===== design/flow/config.mk =====
export PLATFORM = sky130hd
export DESIGN_NAME = md5_iter
export DESIGN_NICKNAME = md5_iter
export VERILOG_FILES = /design/flow/design.v
export SDC_FILE = /design/flow/constraint.sdc
export NUM_CORES = 4
export LEC_CHECK = 0
export CAP_MARGIN = 15
export CELL_PAD_IN_SITES_DETAIL_PLACEMENT = 2
export CELL_PAD_IN_SITES_GLOBAL_PLACEMENT = 3
export CORE_ASPECT_RATIO = 1.46
export CORE_MARGIN = 2
export CORE_UTILIZATION = 40
export CTS_CLUSTER_DIAMETER = 289
export CTS_CLUSTER_SIZE = 18
export GPL_ROUTABILITY_DRIVEN = 0
export GPL_TIMING_DRIVEN = 0
export MAX_ROUTING_LAYER = met4
export MIN_ROUTING_LAYER = met2
export SLEW_MARGIN = 40

===== design/flow/run.sh =====
#!/bin/bash
# the make line also repeats each setting of config.mk as NAME=value (left out here)
make -C /OpenROAD-flow-scripts/flow DESIGN_CONFIG=/design/flow/config.mk WORK_HOME=/design/flow/orfs CLKGATE_MAP_FILE= finish

===== design/flow/design.v =====
`timescale 1ns / 1ps
module md5_operation(input [1:0] round, input [3:0] phase, input [511:0] message, input [127:0] current_state, output [127:0] next_state);
	assign next_state = {current_state[31:0], round_operation(round, phase, message, current_state), current_state[95:32]};
	function [4:0] S(input [1:0] round, input [3:0] phase);
		case({round,phase[1:0]})
			4'b00_00: S = 5'd7;
			4'b00_01: S = 5'd12;
			4'b00_10: S = 5'd17;
			4'b00_11: S = 5'd22;
			4'b01_00: S = 5'd5;
			4'b01_01: S = 5'd9;
			4'b01_10: S = 5'd14;
			4'b01_11: S = 5'd20;
			4'b10_00: S = 5'd4;
			4'b10_01: S = 5'd11;
			4'b10_10: S = 5'd16;
			4'b10_11: S = 5'd23;
			4'b11_00: S = 5'd6;
			4'b11_01: S = 5'd10;
			4'b11_10: S = 5'd15;
			4'b11_11: S = 5'd21;
		endcase
	endfunction
	function [3:0] K(input [1:0] round, input [3:0] phase);
		case( {round, phase} )
			6'b00_0000: K = 4'd0; 
			6'b00_0001: K = 4'd1; 
			6'b00_0010: K = 4'd2; 
			6'b00_0011: K = 4'd3; 
			6'b00_0100: K = 4'd4; 
			6'b00_0101: K = 4'd5; 
			6'b00_0110: K = 4'd6; 
			6'b00_0111: K = 4'd7; 
			6'b00_1000: K = 4'd8; 
			6'b00_1001: K = 4'd9; 
			6'b00_1010: K = 4'd10; 
			6'b00_1011: K = 4'd11; 
			6'b00_1100: K = 4'd12; 
			6'b00_1101: K = 4'd13; 
			6'b00_1110: K = 4'd14; 
			6'b00_1111: K = 4'd15; 
			6'b01_0000: K = 4'd1; 
			6'b01_0001: K = 4'd6; 
			6'b01_0010: K = 4'd11; 
			6'b01_0011: K = 4'd0; 
			6'b01_0100: K = 4'd5; 
			6'b01_0101: K = 4'd10; 
			6'b01_0110: K = 4'd15; 
			6'b01_0111: K = 4'd4; 
			6'b01_1000: K = 4'd9; 
			6'b01_1001: K = 4'd14; 
			6'b01_1010: K = 4'd3; 
			6'b01_1011: K = 4'd8; 
			6'b01_1100: K = 4'd13; 
			6'b01_1101: K = 4'd2; 
			6'b01_1110: K = 4'd7; 
			6'b01_1111: K = 4'd12; 
			6'b10_0000: K = 4'd5; 
			6'b10_0001: K = 4'd8; 
			6'b10_0010: K = 4'd11; 
			6'b10_0011: K = 4'd14; 
			6'b10_0100: K = 4'd1; 
			6'b10_0101: K = 4'd4; 
			6'b10_0110: K = 4'd7; 
			6'b10_0111: K = 4'd10; 
			6'b10_1000: K = 4'd13; 
			6'b10_1001: K = 4'd0; 
			6'b10_1010: K = 4'd3; 
			6'b10_1011: K = 4'd6; 
			6'b10_1100: K = 4'd9; 
			6'b10_1101: K = 4'd12; 
			6'b10_1110: K = 4'd15; 
			6'b10_1111: K = 4'd2; 
			6'b11_0000: K = 4'd0; 
			6'b11_0001: K = 4'd7; 
			6'b11_0010: K = 4'd14; 
			6'b11_0011: K = 4'd5; 
			6'b11_0100: K = 4'd12; 
			6'b11_0101: K = 4'd3; 
			6'b11_0110: K = 4'd10; 
			6'b11_0111: K = 4'd1; 
			6'b11_1000: K = 4'd8; 
			6'b11_1001: K = 4'd15; 
			6'b11_1010: K = 4'd6; 
			6'b11_1011: K = 4'd13; 
			6'b11_1100: K = 4'd4; 
			6'b11_1101: K = 4'd11; 
			6'b11_1110: K = 4'd2; 
			default:    K = 4'd9; 
		endcase
	endfunction
	function [31:0] T(input [1:0] round, input [3:0] phase);
		case( {round, phase} )
			6'b00_0000: T = 32'hd76aa478;
			6'b00_0001: T = 32'he8c7b756;
			6'b00_0010: T = 32'h242070db;
			6'b00_0011: T = 32'hc1bdceee;
			6'b00_0100: T = 32'hf57c0faf;
			6'b00_0101: T = 32'h4787c62a;
			6'b00_0110: T = 32'ha8304613;
			6'b00_0111: T = 32'hfd469501;
			6'b00_1000: T = 32'h698098d8;
			6'b00_1001: T = 32'h8b44f7af;
			6'b00_1010: T = 32'hffff5bb1;
			6'b00_1011: T = 32'h895cd7be;
			6'b00_1100: T = 32'h6b901122;
			6'b00_1101: T = 32'hfd987193;
			6'b00_1110: T = 32'ha679438e;
			6'b00_1111: T = 32'h49b40821;
			6'b01_0000: T = 32'hf61e2562;
			6'b01_0001: T = 32'hc040b340;
			6'b01_0010: T = 32'h265e5a51;
			6'b01_0011: T = 32'he9b6c7aa;
			6'b01_0100: T = 32'hd62f105d;
			6'b01_0101: T = 32'h02441453;
			6'b01_0110: T = 32'hd8a1e681;
			6'b01_0111: T = 32'he7d3fbc8;
			6'b01_1000: T = 32'h21e1cde6;
			6'b01_1001: T = 32'hc33707d6;
			6'b01_1010: T = 32'hf4d50d87;
			6'b01_1011: T = 32'h455a14ed;
			6'b01_1100: T = 32'ha9e3e905;
			6'b01_1101: T = 32'hfcefa3f8;
			6'b01_1110: T = 32'h676f02d9;
			6'b01_1111: T = 32'h8d2a4c8a;
			6'b10_0000: T = 32'hfffa3942;
			6'b10_0001: T = 32'h8771f681;
			6'b10_0010: T = 32'h6d9d6122;
			6'b10_0011: T = 32'hfde5380c;
			6'b10_0100: T = 32'ha4beea44;
			6'b10_0101: T = 32'h4bdecfa9;
			6'b10_0110: T = 32'hf6bb4b60;
			6'b10_0111: T = 32'hbebfbc70;
			6'b10_1000: T = 32'h289b7ec6;
			6'b10_1001: T = 32'heaa127fa;
			6'b10_1010: T = 32'hd4ef3085;
			6'b10_1011: T = 32'h04881d05;
			6'b10_1100: T = 32'hd9d4d039;
			6'b10_1101: T = 32'he6db99e5;
			6'b10_1110: T = 32'h1fa27cf8;
			6'b10_1111: T = 32'hc4ac5665;
			6'b11_0000: T = 32'hf4292244;
			6'b11_0001: T = 32'h432aff97;
			6'b11_0010: T = 32'hab9423a7;
			6'b11_0011: T = 32'hfc93a039;
			6'b11_0100: T = 32'h655b59c3;
			6'b11_0101: T = 32'h8f0ccc92;
			6'b11_0110: T = 32'hffeff47d;
			6'b11_0111: T = 32'h85845dd1;
			6'b11_1000: T = 32'h6fa87e4f;
			6'b11_1001: T = 32'hfe2ce6e0;
			6'b11_1010: T = 32'ha3014314;
			6'b11_1011: T = 32'h4e0811a1;
			6'b11_1100: T = 32'hf7537e82;
			6'b11_1101: T = 32'hbd3af235;
			6'b11_1110: T = 32'h2ad7d2bb;
			6'b11_1111: T = 32'heb86d391;
			default:    T = 32'hxxxxxxxx;
		endcase
	endfunction
	function [31:0] round_operation(input [1:0] round, input [3:0] phase, input [511:0] message, input [127:0] current_state);
		reg [31:0] a, b, c, d;
		reg [31:0] before_shift;
		begin
			{a, b, c, d} = current_state;
			case(round)
				2'b00:   before_shift = (b&c | ~b&d);    
				2'b01:   before_shift = (b&d | c& ~d);   
				2'b10:   before_shift = (b ^ c ^ d);     
				default: before_shift = (c ^ (b | ~d));  
			endcase
			before_shift = before_shift + a + message[480-32*K(round,phase) +: 32] + T(round, phase);
			round_operation = b + ((before_shift << S(round, phase)) | (before_shift >> (32-S(round, phase))));
		end
	endfunction
endmodule
`timescale 1ns / 1ps
module md5_iter(output wire [127:0] digest_o, output reg valid, output reg [63:0] value, input clk, rst, input [63:0] message, input new_message);
	reg [1:0] round;
	reg [3:0] phase;
	reg [127:0] digest;
	wire [511:0] padded_message;
	reg [127:0] current_state;
	wire [127:0] next_state;
	reg idle;
	always @ (posedge clk) begin
		if( rst ) begin
			round <= 2'd0;
			phase <= 4'd0;
			valid <= 1'b0;
			current_state <= {32'h67452301, 32'hefcdab89, 32'h98badcfe, 32'h10325476};
			digest <= 128'd0;
			value <= 128'd0;
			idle <= 1'b1;
		end
		else begin
			if( idle ) begin
				round <= 2'd0;
				phase <= 4'd0;
				current_state <= {32'h67452301, 32'hefcdab89, 32'h98badcfe, 32'h10325476};
				idle <= ~new_message;
				if( new_message ) begin
					value <= message;
					valid <= 1'b0;
					digest <= 128'd0;
				end
			end
			else begin
				phase <= phase + 4'd1;
				if( phase == 4'd15 ) begin
					round <= round + 2'd1;
					if( round == 2'd3 ) begin
						valid <= 1'b1;
						digest <= {next_state[127:96]+32'h67452301, next_state[95:64]+32'hefcdab89,  next_state[63:32]+32'h98badcfe, next_state[31:0]+32'h10325476};
						idle <= 1'b1;
					end
				end
				current_state <= next_state;
			end
		end
	end
	md5_operation md50(.round(round), .phase(phase), .message(padded_message), .current_state(current_state), .next_state(next_state));
    assign digest_o[127:96] = {digest[103:96], digest[111:104], digest[119:112], digest[127:120]};
	assign digest_o[95:64] =  {digest[71:64], digest[79:72], digest[87:80], digest[95:88]};
	assign digest_o[63:32] =  {digest[39:32], digest[47:40], digest[55:48], digest[63:56]};
	assign digest_o[31:0] =  {digest[7:0], digest[15:8], digest[23:16], digest[31:24]};
	assign padded_message = {
		message[39:32], message[47:40], message[55:48], message[63:56],
		message[7:0], message[15:8], message[23:16], message[31:24],
		24'd0, 8'b10000000, 352'd0, 24'd0, 8'd64, 32'd0};
endmodule

===== design/flow/constraint.sdc =====
create_clock -name core_clock -period 10.0 [get_ports {clk}]
set_input_delay 2.0000 -clock core_clock [delete_from_list [all_inputs] [get_ports {clk}]]
set_output_delay 2.0000 -clock core_clock [all_outputs]
set_load 0.01 [all_outputs]

==> results of run 1 <==
==> load_flow_metrics.sql, run 1 <==
-- implementation run metrics
INSERT INTO impl_metrics (metric_group, metric, value, unit) VALUES
('synthesis', 'yosysMostFrequentCell', 'sky130_fd_sc_hd__nand2_1', ''),
('die', 'coreArea', '0.06851', 'mm2'),
('synthesis', 'yosys-stat-area', '0.02770', 'mm2'),
('synthesis', 'ys.flops', '328', ''),
('synthesis', 'syn_area', '0.02770', 'mm2'),
('die', 'fp_util', '0.4043', ''),
('die', 'chipWidth', '221.8', 'um'),
('synthesis', 'fp_nets', '4011', ''),
('synthesis', 'adder_area_share', '0.08692', ''),
('synthesis', 'top_cell_area_share', '0.2371', ''),
('synthesis', 'post_synth_mux_area_share', '0.06722', ''),
('synthesis', 'yosys_cells', '3790', ''),
('synthesis', 'synth_warnings', '2', ''),
('synthesis', 'sequential_area_share_after_synthesis', '0.2371', ''),
('synthesis', 'ys_dominant_reg_cell', 'sky130_fd_sc_hd__dfxtp_1', ''),
('synthesis', 'postSynth.asyncResetShare', '0', ''),
('synthesis', 'syn-mean-instance-area', '7.308', 'um2'),
('synthesis', 'synthSimpleGateAreaFrac', '0.2240', ''),
('die', 'die_height', '322.0', 'um'),
('die', 'io_pins', '260', ''),
('synthesis', 'post-synth-top-area-cell', 'sky130_fd_sc_hd__dfxtp_1', ''),
('outcome', 'status', 'stopped before the end', ''),
('synthesis', 'xor_area_frac', '0.06293', ''),
('synthesis', 'post_synth_main_logic_family', 'AND-OR/OR-AND gates', ''),
('synthesis', 'netlist_instances', '3790', ''),
('die', 'die_area', '0.07140', 'mm2'),
('synthesis', 'synth.distinct_cells', '93', ''),
('synthesis', 'yosys-top-cells-area', 'sky130_fd_sc_hd__dfxtp_1 24%, sky130_fd_sc_hd__nand2_1 8.1%, sky130_fd_sc_hd__a21oi_1 6.8%, sky130_fd_sc_hd__fa_1 4.6%, sky130_fd_sc_hd__nor2_1 4.2%', ''),
('outcome', 'failed_stage', 'global placement', ''),
('synthesis', 'synth.cells.most_frequent', '597 x sky130_fd_sc_hd__nand2_1, 374 x sky130_fd_sc_hd__a21oi_1, 328 x sky130_fd_sc_hd__dfxtp_1, 312 x sky130_fd_sc_hd__nor2_1, 265 x sky130_fd_sc_hd__clkbuf_1', ''),
('die', 'cell_rows', '116', ''),
('synthesis', 'enable_flop_cells', '0', ''),
('outcome', 'error_message', '[ERROR GPL-0301] Utilization 100.862 % exceeds 100%.', ''),
('synthesis', 'ys_sh_aoi', '0.2548', '');
==> run 2: changes to the inputs <==
Settings changed: ABC_AREA from default to 1, CAP_MARGIN 15 to 20, CELL_PAD_IN_SITES_DETAIL_PLACEMENT 2 to default, CELL_PAD_IN_SITES_GLOBAL_PLACEMENT 3 to 0, CORE_ASPECT_RATIO 1.46 to default, CORE_UTILIZATION 40 to 58, CTS_CLUSTER_DIAMETER 289 to default, CTS_CLUSTER_SIZE 18 to 72, GPL_ROUTABILITY_DRIVEN 0 to 1, GPL_TIMING_DRIVEN 0 to 1, MAX_ROUTING_LAYER met4 to met5, MIN_ROUTING_LAYER met2 to default, SETUP_SLACK_MARGIN from default to -0.46, SLEW_MARGIN 40 to 20.
Clock period 10.0 ns to 6.46 ns, I/O delays scaled along.
==> run 2 against run 1 <==
The flow stops in global routing. Die area shrank 33%. Synthesized cell count grew 16%. Synthesized area shrank 2.9%.
==> load_flow_metrics.sql, run 2 <==
-- implementation run metrics
INSERT INTO impl_metrics (metric_group, metric, value, unit) VALUES
('outcome', 'status', 'stopped before the end', ''),
('outcome', 'failed_stage', 'global routing', ''),
('outcome', 'error_message', '[ERROR GRT-0116] Global routing finished with congestion. Check the congestion regions in the DRC Viewer.', ''),
('synthesis', 'synth.cells.most_frequent', '1141 x sky130_fd_sc_hd__nand2_1, 502 x sky130_fd_sc_hd__nor2_1, 457 x sky130_fd_sc_hd__inv_1, 410 x sky130_fd_sc_hd__o21ai_0, 363 x sky130_fd_sc_hd__a21oi_1', ''),
('clock_network', 'max-clock-path-buffers', '3', ''),
('placement', 'dp.cells', '5930', ''),
('die', 'coreArea', '0.04558', 'mm2'),
('synthesis', 'yosys-top-cells-area', 'sky130_fd_sc_hd__dfxtp_1 24%, sky130_fd_sc_hd__nand2_1 16%, sky130_fd_sc_hd__o21ai_0 7.6%, sky130_fd_sc_hd__nor2_1 7.0%, sky130_fd_sc_hd__a21oi_1 6.8%', ''),
('synthesis', 'ys_dominant_reg_cell', 'sky130_fd_sc_hd__dfxtp_1', ''),
('synthesis', 'sequential_area_share_after_synthesis', '0.2443', ''),
('die', 'cell_rows', '78', ''),
('die', 'chipWidth', '219.3', 'um'),
('synthesis', 'syn_area', '0.02688', 'mm2'),
('placement', 'gp_congestion', '1.247', ''),
('synthesis', 'ys.flops', '328', ''),
('clock_network', 'clockRootBuffer', 'sky130_fd_sc_hd__clkbuf_16', ''),
('synthesis', 'xor_area_frac', '0.02043', ''),
('placement', 'postPlaceCellArea', '0.03639', 'mm2'),
('placement', 'post-place-ws', '-2159', 'ps'),
('die', 'die_area', '0.04808', 'mm2'),
('synthesis', 'postSynth.asyncResetShare', '0', ''),
('die', 'die_height', '219.3', 'um'),
('synthesis', 'post_synth_mux_area_share', '0.001862', ''),
('grt', 'grt_util_all_layers', '0.7476', ''),
('synthesis', 'post-synth-top-area-cell', 'sky130_fd_sc_hd__dfxtp_1', ''),
('synthesis', 'synthSimpleGateAreaFrac', '0.3307', ''),
('die', 'fp_util', '0.5898', ''),
('synthesis', 'synth_warnings', '2', ''),
('synthesis', 'yosys_cells', '4390', ''),
('synthesis', 'top_cell_area_share', '0.2443', ''),
('synthesis', 'fp_nets', '4611', ''),
('synthesis', 'enable_flop_cells', '0', ''),
('synthesis', 'post_synth_main_logic_family', 'simple AND/OR/NAND/NOR gates', ''),
('grt', 'grt-ovfl-total', '26', ''),
('synthesis', 'netlist_instances', '4390', ''),
('placement', 'detailed_place_hpwl', '95980', 'um'),
('synthesis', 'syn-mean-instance-area', '6.123', 'um2'),
('synthesis', 'yosysMostFrequentCell', 'sky130_fd_sc_hd__nand2_1', ''),
('synthesis', 'synth.distinct_cells', '69', ''),
('clock_network', 'cts_sinks', '328', ''),
('synthesis', 'ys_sh_aoi', '0.2160', ''),
('synthesis', 'adder_area_share', '0.08956', ''),
('synthesis', 'yosys-stat-area', '0.02688', 'mm2'),
('die', 'io_pins', '260', ''),
('clock_network', 'clock_tree.htree_level_count', '2', ''),
('placement', 'port_buffers', '259', ''),
('clock_network', 'tritoncts.num_buffers', '36', '');
## run 2: what timing repair did
action / CTS
setup endpoints to repair: 58
resized: 579
buffers inserted: 101
hold endpoints to repair: 0
gates cloned: 2
hold buffers: 0
pin swaps: 174
## run 2: per-layer routing
metal,global-route usage,overflow
met4,0.7430,14
met3,0.5806,0
met1,0.7440,0
met5,0.3229,0
met2,0.9238,12
==> run 3: changes to the inputs <==
Settings changed: ABC_AREA 1 to default, CELL_PAD_IN_SITES_GLOBAL_PLACEMENT 0 to default, CORE_UTILIZATION 58 to 40, CTS_CLUSTER_SIZE 72 to default, GPL_ROUTABILITY_DRIVEN 1 to default, GPL_TIMING_DRIVEN 1 to default, MAX_ROUTING_LAYER met5 to default, SETUP_SLACK_MARGIN -0.46 to default.
Clock period 6.46 ns to 6.32 ns, I/O delays scaled along.
==> run 3 against run 2 <==
Now fails the layout checks on negative setup slack. Die area rose by 48%. Synthesized area grew 3.0%. Synthesized cell count down 14%.
==> load_flow_metrics.sql, run 3 <==
-- metrics for the results database
INSERT INTO impl_metrics (metric_group, metric, value, unit) VALUES
('grt', 'grt-ovfl-total', '0', ''),
('clock_network', 'tritoncts', 'done', ''),
('worst_setup_path', 'crit-reg2reg-launch', 'phase[1]', ''),
('clock_network', 'clock_slew_at_reported_path_ffs', '60', 'ps'),
('placement', 'gp_congestion', '1.009', ''),
('sta', 'timing.final.max_slew_violations', '0', ''),
('synthesis', 'yosys-top-cells-area', 'sky130_fd_sc_hd__dfxtp_1 24%, sky130_fd_sc_hd__nand2_1 8.1%, sky130_fd_sc_hd__a21oi_1 6.8%, sky130_fd_sc_hd__fa_1 4.6%, sky130_fd_sc_hd__nor2_1 4.2%', ''),
('clock_network', 'tritoncts.num_buffers', '41', ''),
('synthesis', 'adder_area_share', '0.08692', ''),
('sta', 'hold_viol', '0', ''),
('worst_setup_path', 'worst_setup_path_end_kind', 'register', ''),
('die', 'io_pins', '260', ''),
('synthesis', 'synth_warnings', '2', ''),
('synthesis', 'xor_area_frac', '0.06293', ''),
('die', 'cell_rows', '96', ''),
('hold_path', 'holdCritPathClass', 'register to register', ''),
('outcome', 'status', 'failed layout checks', ''),
('die', 'coreArea', '0.06859', 'mm2'),
('clock_network', 'cts_sinks', '328', ''),
('synthesis', 'post-synth-top-area-cell', 'sky130_fd_sc_hd__dfxtp_1', ''),
('finish', 'layout.filler_cells', '6159', ''),
('worst_setup_path', 'crit_slowest_cell', 'sky130_fd_sc_hd__fa_2', ''),
('synthesis', 'synthSimpleGateAreaFrac', '0.2240', ''),
('placement', 'postPlaceCellArea', '0.03848', 'mm2'),
('placement', 'dp.cells', '5627', ''),
('clock_network', 'cts_hold_repair.buffers', '0', ''),
('synthesis', 'enable_flop_cells', '0', ''),
('sta', 'timing_worst_slew_pin_value', '1072', 'ps'),
('drt', 'detail_route.drc_violations', '0', ''),
('worst_setup_path', 'timing.critical_path.required', '6830', 'ps'),
('grt', 'number_of_global_route_vias_before_repair', '31203', ''),
('synthesis', 'fp_nets', '4011', ''),
('hold_path', 'hold_path.startpoint', 'value[30]', ''),
('synthesis', 'ys_dominant_reg_cell', 'sky130_fd_sc_hd__dfxtp_1', ''),
('finish', 'utilization', '0.6120', ''),
('clock_network', 'worst_skew_pair.late_latency', '580', 'ps'),
('drt', 'vias_per_cell', '5.675', ''),
('run', 'tool_warnings', '50', ''),
('hold_path', 'hold_end', 'value[30]', ''),
('sta', 'timing.slew.headroom', '0.2852', ''),
('sta', 'setup_tns_final', '-126060', 'ps'),
('synthesis', 'syn_area', '0.02770', 'mm2'),
('synthesis', 'yosys_cells', '3790', ''),
('die', 'die_height', '267.1', 'um'),
('sta', 'timing.fmax', '110.6', 'MHz'),
('synthesis', 'post_synth_main_logic_family', 'AND-OR/OR-AND gates', ''),
('clock_network', 'max-clock-path-buffers', '3', ''),
('worst_setup_path', 'timing.critical_path.from', 'phase[1]', ''),
('synthesis', 'postSynth.asyncResetShare', '0', ''),
('synthesis', 'ys_sh_aoi', '0.2548', ''),
('grt', 'grt_util_all_layers', '0.3430', ''),
('sta', 'setup-violations-final', '64', ''),
('synthesis', 'top_cell_area_share', '0.2371', ''),
('worst_setup_path', 'ff2ff_path_depth', '41', ''),
('sta', 'clock_skew', '27.81', 'ps'),
('synthesis', 'ys.flops', '328', ''),
('hold_path', 'holdPathStages', '2', ''),
('worst_setup_path', 'startpoint_type', 'register', ''),
('finish', 'logic_area', '0.02131', 'mm2'),
('placement', 'port_buffers', '259', ''),
('synthesis', 'synth.distinct_cells', '93', ''),
('sta', 'finalClockPeriodUsage', '1.431', ''),
('synthesis', 'yosys-stat-area', '0.02770', 'mm2'),
('synthesis', 'sequential_area_share_after_synthesis', '0.2371', ''),
('die', 'fp_util', '0.4038', ''),
('synthesis', 'synth.cells.most_frequent', '597 x sky130_fd_sc_hd__nand2_1, 374 x sky130_fd_sc_hd__a21oi_1, 328 x sky130_fd_sc_hd__dfxtp_1, 312 x sky130_fd_sc_hd__nor2_1, 265 x sky130_fd_sc_hd__clkbuf_1', ''),
('outcome', 'violations', 'negative setup slack', ''),
('clock_network', 'clock_tree.htree_level_count', '2', ''),
('worst_setup_path', 'ff2ff_setup_slack', '-2720', 'ps'),
('sta', 'hold_slack', '451.1', 'ps'),
('drt', 'drt-wirelength-per-cell', '21.90', 'um'),
('synthesis', 'yosysMostFrequentCell', 'sky130_fd_sc_hd__nand2_1', ''),
('placement', 'post-place-ws', '-2906', 'ps'),
('synthesis', 'post_synth_mux_area_share', '0.06722', ''),
('sta', 'rsz0062_at_grt', 'yes', ''),
('drt', 'antenna_left', '0', ''),
('clock_network', 'clockRootBuffer', 'sky130_fd_sc_hd__clkbuf_16', ''),
('sta', 'post-route-worst-setup-slack', '-2725', 'ps'),
('die', 'die_area', '0.07136', 'mm2'),
('synthesis', 'netlist_instances', '3790', ''),
('worst_setup_path', 'worst_setup_path_category', 'register to register', ''),
('finish', 'fin_area', '0.04197', 'mm2'),
('grt', 'grt_first_pass_wirelength', '187400', 'um'),
('sta', 'fin_crit', '9045', 'ps'),
('worst_setup_path', 'critical-path-max-stage-delay', '530', 'ps'),
('synthesis', 'syn-mean-instance-area', '7.308', 'um2'),
('worst_setup_path', 'critical_path.max_fanout', '7', ''),
('drt', 'via_count', '32774', ''),
('drt', 'firstDrtPassIters', '6', ''),
('die', 'chipWidth', '267.1', 'um'),
('grt', 'grt_start_max_net_pins', '120', ''),
('worst_setup_path', 'cp_top_family', 'AND-OR/OR-AND gates', ''),
('worst_setup_path', 'r2r-end', 'digest[93]', ''),
('finish', 'layout.area.seq', '0.006584', 'mm2'),
('drt', 'detail_route.iter0.violations', '3256', ''),
('run', 'timing.max_cap.violations', '0', ''),
('drt', 'drt-total-wl', '126500', 'um'),
('worst_setup_path', 'critPathArrivalTime', '9550', 'ps'),
('finish', 'stdcell_count', '5775', ''),
('placement', 'detailed_place_hpwl', '97540', 'um'),
('finish', 'area_growth', '51.54', '%'),
('worst_setup_path', 'critPathBufInv', '7', ''),
('grt', 'number_of_antenna_violations_at_the_first_check_in_global_routing', '1', ''),
('finish', 'layout.nets', '5031', ''),
('worst_setup_path', 'timing.critical_path.to', 'digest[93]', ''),
('worst_setup_path', 'timing.critical_path.depth', '41', '');
run 3: per-layer routing:
layer / global-route usage / vias to the layer above / routed length [um] / part of all wire
met2: 0.5530 / 1441 / 57220 / 0.45
li1: - / 15377 / - / -
met3: 0.05434 / 328 / 9898 / 0.078
met5: 0 / - / 15 / 0.00012
met4: 0.1672 / 2 / 6911 / 0.055
met1: 0.4459 / 15626 / 52450 / 0.41
run 3: timing repair:
item                       CTS  global route
setup endpoints to repair   64            64
pin swaps                  105            74
gates resized              207           114
cloned                       1             0
buffers inserted            55            35
run 3: final cells by class:
type,count,share of cell area
clock buffers,54,0.02799
well taps,931,0.02775
repair buffers,1315,0.2608
diodes,2,0.0001192
flip-flops and latches,328,0.1569
clock inverters,21,0.005545
inverters,144,0.01324
multi-input cells,2980,0.5077
==> run 4: changes to the inputs <==
Settings changed: CORE_UTILIZATION 40 to 44.
Clock period 6.32 ns to 9.96 ns, I/O delays scaled along.
==> run 4 against run 3 <==
Wire length is 8.7% lower. Global-route usage about the same. Highest routed layer unchanged. Final cell count shrank 12%. The run now finishes clean. Sequential cell count unchanged. Worst hold slack worse by 1.4 ps.
==> load_flow_metrics.sql, run 4 <==
-- metrics for the results database
INSERT INTO impl_metrics (metric_group, metric, value, unit) VALUES
('synthesis', 'post_synth_main_logic_family', 'AND-OR/OR-AND gates', ''),
('drt', 'detail_route.drc_violations', '0', ''),
('synthesis', 'syn_area', '0.02770', 'mm2'),
('synthesis', 'adder_area_share', '0.08692', ''),
('placement', 'port_buffers', '259', ''),
('clock_network', 'clock_tree.htree_level_count', '2', ''),
('synthesis', 'post_synth_mux_area_share', '0.06722', ''),
('sta', 'clock_skew', '13.36', 'ps'),
('sta', 'hold_viol', '0', ''),
('hold_path', 'holdCritPathClass', 'register to register', ''),
('clock_network', 'clockRootBuffer', 'sky130_fd_sc_hd__clkbuf_16', ''),
('synthesis', 'synthSimpleGateAreaFrac', '0.2240', ''),
('die', 'chipWidth', '254.9', 'um'),
('sta', 'timing.fmax', '104.4', 'MHz'),
('synthesis', 'synth.cells.most_frequent', '597 x sky130_fd_sc_hd__nand2_1, 374 x sky130_fd_sc_hd__a21oi_1, 328 x sky130_fd_sc_hd__dfxtp_1, 312 x sky130_fd_sc_hd__nor2_1, 265 x sky130_fd_sc_hd__clkbuf_1', ''),
('synthesis', 'postSynth.asyncResetShare', '0', ''),
('worst_setup_path', 'crit-reg2reg-launch', 'round[0]', ''),
('grt', 'grt-ovfl-total', '0', ''),
('clock_network', 'tritoncts', 'done', ''),
('synthesis', 'ys.flops', '328', ''),
('die', 'coreArea', '0.06194', 'mm2'),
('worst_setup_path', 'startpoint_type', 'input port', ''),
('grt', 'grt_start_max_net_pins', '99', ''),
('synthesis', 'ys_dominant_reg_cell', 'sky130_fd_sc_hd__dfxtp_1', ''),
('placement', 'dp.cells', '4983', ''),
('drt', 'firstDrtPassIters', '6', ''),
('synthesis', 'fp_nets', '4011', ''),
('grt', 'number_of_global_route_vias_before_repair', '27367', ''),
('sta', 'fin_crit', '9581', 'ps'),
('die', 'io_pins', '260', ''),
('worst_setup_path', 'worst_setup_path_category', 'input port to register', ''),
('grt', 'grt_first_pass_wirelength', '170300', 'um'),
('worst_setup_path', 'critPathArrivalTime', '10030', 'ps'),
('drt', 'vias_per_cell', '5.929', ''),
('die', 'die_area', '0.06497', 'mm2'),
('synthesis', 'ys_sh_aoi', '0.2548', ''),
('worst_setup_path', 'crit_slowest_cell', 'sky130_fd_sc_hd__mux4_2', ''),
('synthesis', 'enable_flop_cells', '0', ''),
('worst_setup_path', 'worst_setup_path_end_kind', 'register', ''),
('clock_network', 'clock_slew_at_reported_path_ffs', '60', 'ps'),
('worst_setup_path', 'timing.critical_path.from', 'message[31]', ''),
('placement', 'post-place-ws', '-408.8', 'ps'),
('worst_setup_path', 'ff2ff_path_depth', '39', ''),
('drt', 'drt-wirelength-per-cell', '22.80', 'um'),
('synthesis', 'top_cell_area_share', '0.2371', ''),
('synthesis', 'xor_area_frac', '0.06293', ''),
('finish', 'stdcell_count', '5063', ''),
('synthesis', 'yosys-stat-area', '0.02770', 'mm2'),
('sta', 'finalClockPeriodUsage', '0.9620', ''),
('finish', 'layout.area.seq', '0.006576', 'mm2'),
('synthesis', 'post-synth-top-area-cell', 'sky130_fd_sc_hd__dfxtp_1', ''),
('drt', 'detail_route.iter0.violations', '3527', ''),
('run', 'tool_warnings', '44', ''),
('run', 'timing.max_cap.violations', '0', ''),
('grt', 'grt_util_all_layers', '0.3433', ''),
('clock_network', 'worst_skew_pair.late_latency', '560', 'ps'),
('finish', 'area_growth', '26.75', '%'),
('worst_setup_path', 'critical_path.max_fanout', '4', ''),
('placement', 'postPlaceCellArea', '0.03344', 'mm2'),
('finish', 'logic_area', '0.01963', 'mm2'),
('hold_path', 'hold_path.startpoint', 'value[56]', ''),
('die', 'cell_rows', '91', ''),
('grt', 'number_of_antenna_violations_at_the_first_check_in_global_routing', '2', ''),
('drt', 'via_count', '30018', ''),
('hold_path', 'hold_end', 'value[56]', ''),
('die', 'die_height', '254.9', 'um'),
('sta', 'setup-violations-final', '0', ''),
('drt', 'antenna_left', '0', ''),
('worst_setup_path', 'timing.critical_path.required', '10410', 'ps'),
('worst_setup_path', 'ff2ff_setup_slack', '430', 'ps'),
('worst_setup_path', 'critical-path-max-stage-delay', '550', 'ps'),
('placement', 'gp_congestion', '1.004', ''),
('worst_setup_path', 'r2r-end', 'digest[95]', ''),
('placement', 'detailed_place_hpwl', '88380', 'um'),
('hold_path', 'holdPathStages', '2', ''),
('sta', 'hold_slack', '449.7', 'ps'),
('worst_setup_path', 'critPathBufInv', '5', ''),
('die', 'fp_util', '0.4472', ''),
('synthesis', 'synth.distinct_cells', '93', ''),
('worst_setup_path', 'cp_top_family', 'AND-OR/OR-AND gates', ''),
('synthesis', 'netlist_instances', '3790', ''),
('sta', 'timing.slew.headroom', '0.3631', ''),
('finish', 'layout.nets', '4417', ''),
('finish', 'fin_area', '0.03510', 'mm2'),
('synthesis', 'sequential_area_share_after_synthesis', '0.2371', ''),
('worst_setup_path', 'timing.critical_path.depth', '36', ''),
('synthesis', 'yosys_cells', '3790', ''),
('drt', 'insertedDiodeCount', '0', ''),
('sta', 'post-route-worst-setup-slack', '378.8', 'ps'),
('worst_setup_path', 'crit_top_cell', 'sky130_fd_sc_hd__buf_4', ''),
('synthesis', 'yosys-top-cells-area', 'sky130_fd_sc_hd__dfxtp_1 24%, sky130_fd_sc_hd__nand2_1 8.1%, sky130_fd_sc_hd__a21oi_1 6.8%, sky130_fd_sc_hd__fa_1 4.6%, sky130_fd_sc_hd__nor2_1 4.2%', ''),
('outcome', 'status', 'no timing/DRC/antenna violations', ''),
('sta', 'timing_worst_slew_pin_value', '948.5', 'ps'),
('synthesis', 'synth_warnings', '2', ''),
('clock_network', 'cts_sinks', '328', ''),
('sta', 'timing.final.max_slew_violations', '0', ''),
('clock_network', 'tritoncts.num_buffers', '39', ''),
('synthesis', 'syn-mean-instance-area', '7.308', 'um2'),
('finish', 'layout.filler_cells', '6068', ''),
('sta', 'setup_tns_final', '0', 'ps'),
('clock_network', 'max-clock-path-buffers', '3', ''),
('synthesis', 'yosysMostFrequentCell', 'sky130_fd_sc_hd__nand2_1', ''),
('finish', 'utilization', '0.5668', ''),
('worst_setup_path', 'timing.critical_path.to', 'digest[95]', ''),
('drt', 'drt-total-wl', '115500', 'um');
## run 4: layer usage
layer  wire (um)  track usage  vias up
met5          13            0        -
met4        4463       0.1151        2
met1       48410       0.4605    14239
met2       52770       0.5636     1388
met3        9799      0.05176      218
li1            -            -    14171
## run 4: layout make-up
| class | instances | area share |
|---|---|---|
| Sequential cell | 328 | 0.1873 |
| Multi-Input combinational cell | 2980 | 0.5591 |
| Tap cell | 837 | 0.02983 |
| Timing Repair Buffer | 703 | 0.1714 |
| Clock inverter | 18 | 0.004919 |
| Clock buffer | 53 | 0.03194 |
| Inverter | 144 | 0.01540 |
## run 4: repair_timing
item | 4_1_cts | 5_1_grt
pin swaps | 1 | 21
hold endpoints to repair | 0 | 0
hold buffers | 0 | 0
gates resized | 1 | 70
setup endpoints to repair | 1 | 23
buffers inserted | 3 | 6
==> run 5: changes to the inputs <==
Settings changed: CELL_PAD_IN_SITES_DETAIL_PLACEMENT from default to 2, CORE_UTILIZATION 44 to 49, CTS_CLUSTER_DIAMETER from default to 335, GPL_TIMING_DRIVEN from default to 0, PLACE_DENSITY from default to 0.49.
Clock period 9.96 ns to 16.0 ns, I/O delays scaled along.
==> run 5 against run 4 <==
The flow now stops in detailed placement. Synthesized cell count unchanged. Synthesized area unchanged. Die area decreased by 10%.
==> load_flow_metrics.sql, run 5 <==
-- implementation run metrics
INSERT INTO impl_metrics (metric_group, metric, value, unit) VALUES
('outcome', 'status', 'stopped before the end', ''),
('outcome', 'failed_stage', 'detailed placement', ''),
('outcome', 'error_message', '[ERROR DPL-0033] detailed placement checks failed during check placement.', ''),
('synthesis', 'ys_dominant_reg_cell', 'sky130_fd_sc_hd__dfxtp_1', ''),
('synthesis', 'post_synth_main_logic_family', 'AND-OR/OR-AND gates', ''),
('synthesis', 'fp_nets', '4011', ''),
('synthesis', 'postSynth.asyncResetShare', '0', ''),
('synthesis', 'enable_flop_cells', '0', ''),
('synthesis', 'yosys-stat-area', '0.02770', 'mm2'),
('synthesis', 'post-synth-top-area-cell', 'sky130_fd_sc_hd__dfxtp_1', ''),
('placement', 'gp_congestion', '1.059', ''),
('die', 'fp_util', '0.4931', ''),
('placement', 'port_buffers', '258', ''),
('synthesis', 'syn_area', '0.02770', 'mm2'),
('synthesis', 'yosys_cells', '3790', ''),
('synthesis', 'yosys-top-cells-area', 'sky130_fd_sc_hd__dfxtp_1 24%, sky130_fd_sc_hd__nand2_1 8.1%, sky130_fd_sc_hd__a21oi_1 6.8%, sky130_fd_sc_hd__fa_1 4.6%, sky130_fd_sc_hd__nor2_1 4.2%', ''),
('synthesis', 'synth.cells.most_frequent', '597 x sky130_fd_sc_hd__nand2_1, 374 x sky130_fd_sc_hd__a21oi_1, 328 x sky130_fd_sc_hd__dfxtp_1, 312 x sky130_fd_sc_hd__nor2_1, 265 x sky130_fd_sc_hd__clkbuf_1', ''),
('synthesis', 'sequential_area_share_after_synthesis', '0.2371', ''),
('die', 'die_area', '0.05844', 'mm2'),
('die', 'chipWidth', '241.7', 'um'),
('die', 'die_height', '241.7', 'um'),
('die', 'coreArea', '0.05617', 'mm2'),
('die', 'cell_rows', '87', ''),
('synthesis', 'synthSimpleGateAreaFrac', '0.2240', ''),
('synthesis', 'synth_warnings', '2', ''),
('synthesis', 'netlist_instances', '3790', ''),
('synthesis', 'adder_area_share', '0.08692', ''),
('synthesis', 'ys_sh_aoi', '0.2548', ''),
('synthesis', 'xor_area_frac', '0.06293', ''),
('die', 'io_pins', '260', ''),
('synthesis', 'top_cell_area_share', '0.2371', ''),
('synthesis', 'syn-mean-instance-area', '7.308', 'um2'),
('synthesis', 'post_synth_mux_area_share', '0.06722', ''),
('synthesis', 'synth.distinct_cells', '93', ''),
('synthesis', 'ys.flops', '328', ''),
('synthesis', 'yosysMostFrequentCell', 'sky130_fd_sc_hd__nand2_1', '');
-- run 5: stage by stage --
step	std cells	hold slack, ps	instance area, um2	worst slack (ps)
after floorplan	3790	467.2	27700	5579
after global placement	4804	441.4	31220	2905
